==> flow/design.v (excerpt) <==
module pixel_generation(
    input clk,                               
    input reset,                             
    input video_on,                          
    input [9:0] x, y,    
    input KEY_UP, KEY_DOWN, KEY_LEFT, KEY_RIGHT,
    output reg [11:0] rgb                    
    );
make LEC_CHECK=0 ABC_AREA=1 CAP_MARGIN=20 CELL_PAD_IN_SITES_GLOBAL_PLACEMENT=2 CORE_ASPECT_RATIO=1.93 CORE_MARGIN=7 CORE_UTILIZATION=43 CTS_CLUSTER_DIAMETER=247 CTS_CLUSTER_SIZE=100 MAX_ROUTING_LAYER=met4 MIN_ROUTING_LAYER=met1 PLACE_DENSITY_LB_ADDON=0.08 SETUP_SLACK_MARGIN=1.15 SLEW_MARGIN=20 TNS_END_PERCENT=5 finish   # period 6.62 ns
run.sh (not shown) runs the stock make flow with config.mk's settings and CLKGATE_MAP_FILE=.
The starting point finished clean.
Rerun with:
Settings changed: ABC_AREA 1 to not set, CELL_PAD_IN_SITES_GLOBAL_PLACEMENT 2 to not set, CORE_ASPECT_RATIO 1.93 to not set, CORE_MARGIN 7 to 2, CORE_UTILIZATION 43 to 63, CTS_CLUSTER_SIZE 100 to not set, PLACE_DENSITY_LB_ADDON 0.08 to not set, SETUP_SLACK_MARGIN 1.15 to -0.04, TNS_END_PERCENT 5 to 70.
Clock period 6.62 ns to 4.84 ns, I/O delays scaled along.
Result: The changed run finished with setup timing left; hold slack gains 17 ps; design area grows by 10%; clock-buffer cell count shrinks by 1; sequential share of layout area shrinks by 0.65 points; routed wire length shrinks by 19%; global-route usage grows by 11 points.
Rerun with:
Settings changed: CORE_UTILIZATION 63 to 29, CTS_CLUSTER_DIAMETER 247 to not set, MAX_ROUTING_LAYER met4 to not set, MIN_ROUTING_LAYER met1 to not set, SETUP_SLACK_MARGIN -0.04 to not set, TNS_END_PERCENT 70 to not set.
Clock period 4.84 ns to 14.6 ns, I/O delays scaled along.
The changed run ran to the end with no violations.
Routed wire length grows by about 4%.
Register-to-register slack gets better by 8700 ps.
Die size grows by 110%.
Global-route usage shrinks by 27 points.
Cell count grows by 0.54%.
Final area shrinks by 15%.
Rerun with:
Settings changed: CORE_UTILIZATION 29 to 40, CTS_CLUSTER_SIZE set to 44, HOLD_SLACK_MARGIN set to -0.01.
Clock period 14.6 ns to 10.0 ns, I/O delays scaled along.
Synthesized area does not change.
Global-route usage goes up by 9.1 points.
Clock skew goes up by 3.2 ps.
Hold slack improves by 15 ps.
Wire length goes down by about 0.7%.
Design area goes down by 1.4%.
Non-clock buffer count goes up by 1.

========
Starting RTL as in the previous note.
clock: 5.66 ns
lec_check: 0
cap_margin: 20
core_margin: 2
core_utilization: 66
max_routing_layer: met4
setup_slack_margin: 1.65
slew_margin: 20
The baseline did not get past 5_1_grt.
Edit:
Settings changed: CORE_UTILIZATION 66 to 58, MAX_ROUTING_LAYER met4 to not set, SETUP_SLACK_MARGIN 1.65 to not set.
Clock period 5.66 ns to 8.23 ns, I/O delays scaled along.
Result: The changed run completed with no timing, DRC or antenna violations; die area rose by 13%; area after synthesis does not change; synthesized cell count stays the same.
Edit:
Settings changed: CORE_UTILIZATION 58 to 66, MAX_ROUTING_LAYER set to met4.
Clock period 8.23 ns to 9.58 ns, I/O delays scaled along.
Via count does not change; global-route usage rose by 5.0 points; synthesized area stays the same; routed wire length drops by about 7%; non-clock buffer count went down by 14.
Edit:
Settings changed: CORE_UTILIZATION 66 to 40, MAX_ROUTING_LAYER met4 to not set.
Clock period 9.58 ns to 8.71 ns, I/O delays scaled along.
The new run completed without violations.
Synthesized area does not change.
Clock skew rose by 5.7 ps.
Core utilization fell by 26 points.
Routed wire length rose by 14%.
Sequential cell count does not change.
Synthesized cell count stays the same.

========
lane 1:
pixel_generation again, from the RTL that the note above started with.
==> flow/config.mk <==
export PLATFORM = sky130hd
export DESIGN_NAME = pixel_generation
export DESIGN_NICKNAME = pixel_generation
export VERILOG_FILES = /design/flow/design.v
export SDC_FILE = /design/flow/constraint.sdc
export NUM_CORES = 4
export LEC_CHECK = 0
export CAP_MARGIN = 20
export CORE_MARGIN = 2
export CORE_UTILIZATION = 63
export CTS_CLUSTER_DIAMETER = 247
export MAX_ROUTING_LAYER = met4
export MIN_ROUTING_LAYER = met1
export SETUP_SLACK_MARGIN = 1.06
export SLEW_MARGIN = 20
export TNS_END_PERCENT = 70
==> flow/constraint.sdc <==
create_clock -name core_clock -period 5.72 [get_ports {clk}]
set_input_delay 1.1440 -clock core_clock [delete_from_list [all_inputs] [get_ports {clk}]]
set_output_delay 1.1440 -clock core_clock [all_outputs]
set_load 0.01 [all_outputs]
Lane 1: full flow OK, the timing, DRC and antenna checks passed
#### Input delta (lane 2 over lane 1)
-- flow/config.mk --
<<< lane 1, line 9
export CORE_MARGIN = 2
export CORE_UTILIZATION = 63
export CTS_CLUSTER_DIAMETER = 247
>>> lane 2, line 9
export CORE_MARGIN = 2
export CORE_UTILIZATION = 68
export CTS_CLUSTER_DIAMETER = 247
<<< lane 1, line 13
export MIN_ROUTING_LAYER = met1
export SETUP_SLACK_MARGIN = 1.06
export SLEW_MARGIN = 20
>>> lane 2, line 13
export MIN_ROUTING_LAYER = met1
export SETUP_SLACK_MARGIN = -0.34
export SLEW_MARGIN = 20
==> flow/constraint.sdc <==
create_clock -name core_clock -period 4.94 [get_ports {clk}]
set_input_delay 0.9880 -clock core_clock [delete_from_list [all_inputs] [get_ports {clk}]]
set_output_delay 0.9880 -clock core_clock [all_outputs]
set_load 0.01 [all_outputs]
==> results <==
- Although it ran to completion, lane 2 produced a layout that fails the final checks because of capacitance limit, slew limit, setup timing.
- Required time reported for the critical path endpoint ended up 0.50 ns higher on lane 2 than on lane 1.
- Between lane 1 and lane 2, the clock skew after layout does not differ in any meaningful way.
- Between lane 2 and lane 1, the via count is higher for lane 1.
- Lane 2 vs lane 1 — buffers plus inverters on the worst setup path dropped 6.
- Number of standard cells in the final layout excluding fillers (lane 2 vs. lane 1) increases slightly
- [lane 2] wire length of the first global-routing pass fell 3.8 mm relative to lane 1
- Lane 2 against lane 1: clock input transition at the sequential cells of the worst setup and hold paths has remained practically unchanged.
- Taking lane 2 over lane 1, the detailed-router iteration count before antenna repair ratio works out to 0.846.
- Lane 2 vs. lane 1: post-CTS setup buffer count went down by 31.
For lane 3, these inputs were changed with respect to lane 2:
-- flow/config.mk --
<<< lane 2, line 9
export CORE_MARGIN = 2
export CORE_UTILIZATION = 68
export CTS_CLUSTER_DIAMETER = 247
export MAX_ROUTING_LAYER = met4
export MIN_ROUTING_LAYER = met1
export SETUP_SLACK_MARGIN = -0.34
export SLEW_MARGIN = 20
export TNS_END_PERCENT = 70
>>> lane 3, line 9
export CORE_MARGIN = 2
export CORE_UTILIZATION = 66
export SLEW_MARGIN = 20
==> flow/constraint.sdc <==
create_clock -name core_clock -period 8.18 [get_ports {clk}]
set_input_delay 1.6360 -clock core_clock [delete_from_list [all_inputs] [get_ports {clk}]]
set_output_delay 1.6360 -clock core_clock [all_outputs]
set_load 0.01 [all_outputs]
==> comparison <==
When the final numbers for lane 2 and lane 3 were put side by side, the layout overhead on the synthesized area turned out to be greater in lane 2.
Diff lane 2 -> lane 3 | detailed-route via count | down by a little under 10%
From lane 2 to lane 3 the numbers moved as follows: post-synthesis mux area share level, wire length on met2 moved down, routed wire length moved down, tapcell count moved up.
In lane 3 the worst max-slew margin expressed relative to the limit turned out 28 points higher than in lane 2.
Compared with lane 2, lane 3 shows a lower logic area.
Lane 3 | stages: all done | timing, DRC, antenna: all pass
Diff lane 2 -> lane 3 | global router's overall resource usage | decrease of 3.9 points
#### Input delta (lane 4 over lane 3)
-- flow/config.mk --
<<< lane 3, line 10
export CORE_UTILIZATION = 66
export SLEW_MARGIN = 20
>>> lane 4, line 10
export CORE_UTILIZATION = 66
export CTS_CLUSTER_DIAMETER = 398
export CTS_CLUSTER_SIZE = 99
export SLEW_MARGIN = 20
==> flow/constraint.sdc <==
create_clock -name core_clock -period 7.29 [get_ports {clk}]
set_input_delay 1.4580 -clock core_clock [delete_from_list [all_inputs] [get_ports {clk}]]
set_output_delay 1.4580 -clock core_clock [all_outputs]
set_load 0.01 [all_outputs]
## What came out
Comparing the two runs side by side, lane 4 comes out behind lane 3 on setup slack. Lane 4 completed every stage of the flow, and the final layout passed the timing, DRC and antenna checks. Routed wire length went down slightly going from lane 3 to lane 4. As far as number of enable-type register cells in the synthesized netlist goes, lane 3 and lane 4 are indistinguishable; the numbers are identical.
